==> flow/design.v (excerpt) <==
module TOP_VIEW#(parameter alu_width =16)
(
  input wire [alu_width-1:0]    A,B,
  input wire                    clk,rst,
  input wire [3:0]              alu_fun,
  output wire                   arith_flag,carry_out,logic_flag,comp_flag,shift_flag,
  output wire [alu_width-1:0]   arith_out,logic_out,comp_out,shift_out
  );
wire                  comp_enable ;
wire                  shift_enable ;
wire                  logic_enable ;
wire                  arith_enable ;
  DECODER_UNIT U_decoder(
  .alu_fun(alu_fun[3:2]),
  .arith_enable(arith_enable),
  .logic_enable(logic_enable),
  .shift_enable(shift_enable),
  .comp_enable(comp_enable)
  );
  ARITHMATIC_UNIT U_arithmatic(
  .A(A),
  .arith_enable(arith_enable),
  .B(B),
  .clk(clk),
  .rst(rst),
  .alu_fun(alu_fun[1:0]),
  .arith_out(arith_out),
  .arith_flag(arith_flag),
  .carry_out(carry_out)
  );
   LOGIC_UNIT U_logic(
  .A(A),
  .logic_enable(logic_enable),
  .B(B),
  .clk(clk),
  .rst(rst),
  .alu_fun(alu_fun[1:0]),
  .logic_out(logic_out),
  .logic_flag(logic_flag)
   );
   comparsion_unit U_comp (
  .A(A),
  .comp_enable(comp_enable),
  .B(B),
  .clk(clk),
  .rst(rst),
  .alu_fun(alu_fun[1:0]),
  .comp_out(comp_out),
  .comp_flag(comp_flag)
  );
  shift_unit U_shift(
  .A(A),
  .shift_enable(shift_enable),
  .B(B),
  .clk(clk),
  .rst(rst),
  .alu_fun(alu_fun[1:0]),
  .shift_out(shift_out),
  .shift_flag(shift_flag)
  );
endmodule
Size: about 110 I/O pins.
Settings: LEC_CHECK=0, CAP_MARGIN=20, CORE_MARGIN=2, CORE_UTILIZATION=68, CTS_CLUSTER_DIAMETER=104, CTS_CLUSTER_SIZE=37, SETUP_SLACK_MARGIN=-1.87, SLEW_MARGIN=20; clock period 25.3 ns.
run.sh (not shown) runs the stock make flow with config.mk's settings and CLKGATE_MAP_FILE=.
The baseline failed in clock tree synthesis (DPL-0033).
Next try:
Settings changed: CORE_UTILIZATION 68 to 70, CTS_CLUSTER_DIAMETER 104 to unset, CTS_CLUSTER_SIZE 37 to unset, SETUP_SLACK_MARGIN -1.87 to -0.3.
Clock period 25.3 ns to 31.5 ns, I/O delays scaled along.
The changed run ended with an error in global routing.
Die size falls by 2.8%.
Area after synthesis does not change.
Synthesized cell count stays the same.
Next try:
Settings changed: CORE_UTILIZATION 70 to 34, SETUP_SLACK_MARGIN -0.3 to unset.
Clock period 31.5 ns to 41.6 ns, I/O delays scaled along.
What happened: The changed run went through all stages and came out clean; die area increases by well over a third; synthesized cell count is unchanged; synthesized area stays the same.
Next try:
Settings changed: CORE_UTILIZATION 34 to 58, CTS_CLUSTER_DIAMETER set to 40, SETUP_SLACK_MARGIN set to 4.58.
Clock period 41.6 ns to 23.4 ns, I/O delays scaled along.
Outcome:
- The new run finished but fails on setup timing
- non-clock buffer count climbs by 597
- setup slack got worse by 9.9 ns
- combinational power rose by about 110%
- wire length rose by 28%
- sequential power rose by about 80%
- die size fell by 41%
Next try:
Settings changed: CORE_UTILIZATION 58 to 64, CTS_CLUSTER_DIAMETER 40 to unset, SETUP_SLACK_MARGIN 4.58 to unset.
Clock period 23.4 ns to 18.0 ns, I/O delays scaled along.
Outcome: With this change the flow failed in global routing on GRT-0116; synthesized area stays the same; die area fell by 9.2%; synthesized cell count does not change.
Next try:
Settings changed: CORE_UTILIZATION 64 to 40.
Clock period 18.0 ns to 35.1 ns, I/O delays scaled along.
This time the run went through all stages and came out clean.
Synthesized area does not change.
Synthesized cell count does not change.
Die area grows by 58%.

========
Starting RTL as in the previous note.
Settings: LEC_CHECK=0, CAP_MARGIN=20, CORE_ASPECT_RATIO=1.82, CORE_MARGIN=2, CORE_UTILIZATION=40, CTS_CLUSTER_DIAMETER=356, CTS_CLUSTER_SIZE=100, MAX_ROUTING_LAYER=met4, SLEW_MARGIN=20, TNS_END_PERCENT=5; clock period 36.0 ns.
The first run finished with timing, DRC and antenna clean.
Edit:
Settings changed: CORE_ASPECT_RATIO 1.82 to unset, CTS_CLUSTER_DIAMETER 356 to unset, CTS_CLUSTER_SIZE 100 to unset, MAX_ROUTING_LAYER met4 to unset, TNS_END_PERCENT 5 to unset.
Clock power decreases by about 0.8%.
Cell area decreases by 0.93%.
Maximum frequency is about the same.
Worst setup slack is better by 0.053 ns.
Combinational power falls by 4.4%.
Final cell count is about the same.
Edit:
Settings changed: CORE_ASPECT_RATIO set to 1.82, CORE_UTILIZATION 40 to 19, CTS_CLUSTER_DIAMETER set to 197, CTS_CLUSTER_SIZE set to 100, MAX_ROUTING_LAYER set to met4, TNS_END_PERCENT set to 10.
Result: Global-route usage fell by 12 points. Power went up by 4.5%. Core utilization is lower by 24 points. Wire length rises by 15%. Sequential cell count stays the same. Area after synthesis stays the same. Final area rises by 4.3%. Worst hold slack is worse by 0.0056 ns. Cell count came out higher by 22%.
Edit:
Settings changed: CORE_ASPECT_RATIO 1.82 to unset, CORE_UTILIZATION 19 to 40, CTS_CLUSTER_DIAMETER 197 to 20, CTS_CLUSTER_SIZE 100 to unset, SETUP_SLACK_MARGIN set to 5.0, TNS_END_PERCENT 10 to unset.
After rerunning: Cell area rose by roughly a tenth; non-clock buffer count rose by 149; global-route usage rose by 15 points; sequential share of layout area fell by 0.63 points.

========
the previous run:
TOP_VIEW again, from the RTL that the note above started with.
Settings: LEC_CHECK=0, ABC_AREA=1, CAP_MARGIN=20, CORE_MARGIN=2, CORE_UTILIZATION=61, CTS_CLUSTER_DIAMETER=400, CTS_CLUSTER_SIZE=99, SLEW_MARGIN=20; clock period 13.7 ns.
The previous run never completed, since it errored out during global routing.
> inputs changed (the previous run -> the current run)
Settings: CTS_CLUSTER_DIAMETER: 400 -> unset; ABC_AREA: 1 -> unset; CTS_CLUSTER_SIZE: 99 -> unset; CORE_UTILIZATION: 61 -> 66; the clock period (ns, I/O delays scaled along): 13.7 -> 35.1.
### Flow results
The current run: full flow OK, the timing, design-rule and antenna checks passed
Post-synthesis cell count (the current run / the previous run): 0.854
Summary of the current run over the previous run: area fraction in compound gates after synthesis now larger, yosys-reported design area after synthesis +about 0.33%, simple logic cell fraction of the synthesized area now smaller, core utilization before placement climbed 4.8 points.
Summary of the current run over the previous run: overall die area -0.0020 mm2, post-synthesis share of cell area spent on xor and xnor gates +1.0 points, arithmetic-cell share of the synthesized area counting full adders, half adders and majority gates ~0 delta.

========
Starting RTL as in the previous note.
==> flow/design.v (excerpt) <==
module TOP_VIEW#(parameter alu_width =16)
(
  input wire [alu_width-1:0]    A,B,
  input wire                    clk,rst,
  input wire [3:0]              alu_fun,
  output wire                   arith_flag,carry_out,logic_flag,comp_flag,shift_flag,
  output wire [alu_width-1:0]   arith_out,logic_out,comp_out,shift_out
  );
==> flow/config.mk <==
export PLATFORM = sky130hd
export DESIGN_NAME = TOP_VIEW
export DESIGN_NICKNAME = TOP_VIEW
export VERILOG_FILES = /design/flow/design.v
export SDC_FILE = /design/flow/constraint.sdc
export NUM_CORES = 4
export LEC_CHECK = 0
export ABC_AREA = 1
export CAP_MARGIN = 30
export CELL_PAD_IN_SITES_DETAIL_PLACEMENT = 2
export CELL_PAD_IN_SITES_GLOBAL_PLACEMENT = 2
export CORE_MARGIN = 4
export CORE_UTILIZATION = 56
export CTS_CLUSTER_SIZE = 62
export GPL_ROUTABILITY_DRIVEN = 0
export GPL_TIMING_DRIVEN = 1
export MAX_ROUTING_LAYER = met4
export MIN_ROUTING_LAYER = met1
export PLACE_DENSITY = 0.92
export SETUP_SLACK_MARGIN = 5.0
export SLEW_MARGIN = 40
export TNS_END_PERCENT = 5
==> flow/constraint.sdc <==
create_clock -name core_clock -period 49.3 [get_ports {clk}]
set_input_delay 9.8600 -clock core_clock [delete_from_list [all_inputs] [get_ports {clk}]]
set_output_delay 9.8600 -clock core_clock [all_outputs]
set_load 0.01 [all_outputs]
The first run aborted during global placement without I/O.
Next try:
==> flow/config.mk (replaced) <==
export PLATFORM = sky130hd
export DESIGN_NAME = TOP_VIEW
export DESIGN_NICKNAME = TOP_VIEW
export VERILOG_FILES = /design/flow/design.v
export SDC_FILE = /design/flow/constraint.sdc
export NUM_CORES = 4
export LEC_CHECK = 0
export CAP_MARGIN = 20
export CELL_PAD_IN_SITES_DETAIL_PLACEMENT = 2
export CELL_PAD_IN_SITES_GLOBAL_PLACEMENT = 2
export CORE_MARGIN = 2
export CORE_UTILIZATION = 60
export GPL_ROUTABILITY_DRIVEN = 0
export MAX_ROUTING_LAYER = met4
export MIN_ROUTING_LAYER = met2
export SLEW_MARGIN = 20
==> flow/constraint.sdc (replaced) <==
create_clock -name core_clock -period 36.0 [get_ports {clk}]
set_input_delay 7.2000 -clock core_clock [delete_from_list [all_inputs] [get_ports {clk}]]
set_output_delay 7.2000 -clock core_clock [all_outputs]
set_load 0.01 [all_outputs]
After rerunning:
- The changed run did not get past global placement without I/O
- synthesized area went up by about 0.33%
- synthesized cell count went down by about 15%
- die size went down by 10%
Next try:
==> flow/config.mk (replaced) <==
export PLATFORM = sky130hd
export DESIGN_NAME = TOP_VIEW
export DESIGN_NICKNAME = TOP_VIEW
export VERILOG_FILES = /design/flow/design.v
export SDC_FILE = /design/flow/constraint.sdc
export NUM_CORES = 4
export LEC_CHECK = 0
export CAP_MARGIN = 20
export CORE_ASPECT_RATIO = 1.82
export CORE_MARGIN = 2
export CORE_UTILIZATION = 40
export CTS_CLUSTER_DIAMETER = 144
export CTS_CLUSTER_SIZE = 100
export MAX_ROUTING_LAYER = met4
export SLEW_MARGIN = 20
=> With this change the flow finished with timing, DRC and antenna clean; synthesized cell count stays the same; die area goes up by 49%; area after synthesis is unchanged.
Next try:
==> flow/config.mk (replaced) <==
export PLATFORM = sky130hd
export DESIGN_NAME = TOP_VIEW
export DESIGN_NICKNAME = TOP_VIEW
export VERILOG_FILES = /design/flow/design.v
export SDC_FILE = /design/flow/constraint.sdc
export NUM_CORES = 4
export LEC_CHECK = 0
export CAP_MARGIN = 20
export CELL_PAD_IN_SITES_GLOBAL_PLACEMENT = 2
export CORE_MARGIN = 7
export CORE_UTILIZATION = 60
export SLEW_MARGIN = 20
=> With this change the flow did not get past global placement without I/O. Synthesized area is unchanged. Die area drops by 25%. Synthesized cell count does not change.
Power is estimated from default activity; no workload was simulated.
